==> flow/design.v (excerpt) <==
module FreqCounter(
	 input clock,
	 input reset,
	 input IPS_left,
     input IPS_mid,
     input IPS_right,
	 input signalleftred,
	 input signalleftblue,
	 input signalrightred,
	 input signalrightblue,	 
	 output right_red,
	 output left_red,
	 output left_forward,
     output left_backward,
     output right_forward,
     output right_backward,
	 output a, b, c, d, e, f, g,  
     output [3:0]an
    );
parameter countToR = 53711;  
parameter countToL = 53711;  
parameter Delay = 195313;  
reg [15:0] right_red_freq_count;
reg [15:0] left_red_freq_count;
reg [15:0] right_blue_freq_count;
reg [15:0] left_blue_freq_count;
reg [15:0] freq_outR;
reg [15:0] freqHold0R;
reg [15:0] freqHold1R;
reg [15:0] freqHold2R;
reg [15:0] freqHold3R;
reg [15:0] freqHold4R;
reg [15:0] freqHold5R;
reg [15:0] freqHold6R;
reg [15:0] freqHold7R;
reg [15:0] freqHold8R;
reg [15:0] freqHold9R;
reg [15:0] freqHold10R;
reg [15:0] freqHold11R;
reg [15:0] freqHold12R;
reg [15:0] freqHold13R;
reg [15:0] freqHold14R;
reg [15:0] freqHold15R;
reg [15:0] freq_outL;
reg [15:0] freqHold0L;
reg [15:0] freqHold1L;
reg [15:0] freqHold2L;
reg [15:0] freqHold3L;
reg [15:0] freqHold4L;
reg [15:0] freqHold5L;
reg [15:0] freqHold6L;
reg [15:0] freqHold7L;
reg [15:0] freqHold8L;
reg [15:0] freqHold9L;
reg [15:0] freqHold10L;
reg [15:0] freqHold11L;
reg [15:0] freqHold12L;
reg [15:0] freqHold13L;
reg [15:0] freqHold14L;
reg [15:0] freqHold15L;
reg temp_right_red;
reg temp_left_red;
reg [15:0] fcountR;
reg [15:0] fcountL;
reg [10:0] scounterR;
reg [10:0] scounterL;
reg [10:0] dcounter;
reg [10:0] swidthR;
reg [10:0] swidthL;
reg old_sig1;
reg old_sig2;
reg old_sig3;
reg old_sig4;
reg [4:0] debounce_sig1;
reg [4:0] debounce_sig2;
reg [4:0] debounce_sig3;
reg [4:0] debounce_sig4;
reg [2:0] avClkR;
reg [2:0] avClkL;
reg [18:0] freqTempR;
reg [18:0] freqTempL;
reg [3:0]temp_an;
reg [6:0]temp_sseg;
reg [9:0] mcounter;  
reg [9:0] mwidth;    
reg temp_left_forward;       
reg temp_left_backward;      
reg temp_right_forward;
reg temp_right_backward;
reg [2:0] state;
reg [17:0] servodelaycount;
reg incflag;
always @(posedge clock) begin
  ...
Size in the first run: roughly 2,800 cells after synthesis, roughly 26 I/O pins.
clock: 4.68 ns
lec_check: 0
cap_margin: 20
cell_pad_in_sites_detail_placement: 1
core_margin: 2
core_utilization: 18
gpl_routability_driven: 1
place_density_lb_addon: 0.26
slew_margin: 20
run.sh (not shown) runs the stock make flow with config.mk's settings and CLKGATE_MAP_FILE=.
The starting point reached the layout checks and failed them: setup timing.
Edit:
- ABC_AREA: default -> 1
- CELL_PAD_IN_SITES_DETAIL_PLACEMENT: 1 -> default
- CORE_UTILIZATION: 18 -> 70
- CTS_CLUSTER_SIZE: default -> 73
- GPL_ROUTABILITY_DRIVEN: 1 -> default
- PLACE_DENSITY_LB_ADDON: 0.26 -> default
- clock period: 4.68 -> 5.32 ns (I/O delays scaled with it)
Effect:
- The changed run completed, yet does not pass: setup timing
- clock-buffer cell count climbs by 1
- worst setup slack gets better by 1.1 ns
- synthesized cell count climbs by 36%
- via count climbs by 29%
- first-iteration DRC count climbs to 3.3 times its value
- register-to-register slack gets better by 1.1 ns
- hold slack gets better by 0.0072 ns
- final area climbs by 2.3%
Edit:
- ABC_AREA: 1 -> default
- CORE_UTILIZATION: 70 -> 40
- CTS_CLUSTER_SIZE: 73 -> default
- clock period: 5.32 -> 8.07 ns (I/O delays scaled with it)
With this change the flow ran to the end with no violations. Via count is lower by about 25%. Global-route usage decreases by 18 points. Clock skew hardly moves. First-iteration DRC count is lower by about 44%. Wire length is lower by 25%. Utilization falls by 40 points. Design area shrinks by 14%. Power decreases by 62%. Non-clock buffer count goes down by 249.

## v27
FreqCounter again, from the RTL that the note above started with.
export LEC_CHECK = 0
export CAP_MARGIN = 20
export CORE_MARGIN = 2
export CORE_UTILIZATION = 9
export SLEW_MARGIN = 20
create_clock -name core_clock -period 10.9 [get_ports {clock}]
v27: done, clean on timing, DRC and antenna
Input-level comparison between v28 and v27:
Settings: a change of CORE_UTILIZATION from 9 to 65; an added SETUP_SLACK_MARGIN of 1.9; a change of the clock period (ns, I/O delays scaled along) from 10.9 to 7.33.
--- outcome ---
- Power is higher on v28
- Of the two values seen for start-to-end type of the worst setup path, input port to register was produced by v27 and register to register by v28.
- v27 and v28 all finish clean.
- Re sequential cell area share: v27 was lower than v28.
- Compared to v27, v28 has portion of total power attributed to combinational logic 0.8 points higher.
- Changes observed in v28 relative to v27: post-CTS setup-driven buffer insertion count went up 60, non-filler instance count after layout went down 3,172, sequential share of power went down 1.3 points, wire length went up 0.39%.
- First-pass iteration count of the detailed router, v27 and v28: smaller value in v27
- Final critical-path share of the clock period: higher on v28
diff inputs: v28 => v44
Settings: a change of CORE_UTILIZATION from 65 to 67; a change of SETUP_SLACK_MARGIN from 1.9 to 1.8; a change of the clock period (ns, I/O delays scaled along) from 7.33 to 6.53.
==> comparison <==
v44 went all the way through synthesis, placement and routing and the layout is clean on timing, DRC and antenna.
Compared v28 against v44; total wire length after detailed routing within noise.
Looking at net count of the finished layout across v44 and v28, the one that comes out higher is v44.
Between v44 and v28, the die extent in y is higher for v28.
Any difference in synthesis area per yosys between v44 and v28 is small enough to ignore.
#### Input delta (v48 over v44)
Settings: SETUP_SLACK_MARGIN: 1.8 -> unset; CORE_UTILIZATION: 67 -> 70; the clock period (ns, I/O delays scaled along): 6.53 -> 6.16.
Notes after the runs:
v48: flow complete, layout not clean; failing: setup timing
Compared with v44, v48 shows worst supply voltage drop on vdd higher by about 28%.
Any difference in clock-pin slew on the worst setup and hold paths between v48 and v44 is small enough to ignore.
On relative area of clock buffers and inverters in the final design, v44 and v48 are neck and neck.
Re length of routed met2 wiring: v44 and v48 aren't equal, and the lower value belongs to v44.
When v48 is measured against v44, its total met3 wirelength after detailed routing turns out 1.1 mm higher.
v48 gives more count of plain and timing-repair buffers than v44 did.
Diff v48..v44 | flop share of the area | negligible
Between v44 and v48, core utilization increased.
Power and IR drop assume default switching activity.
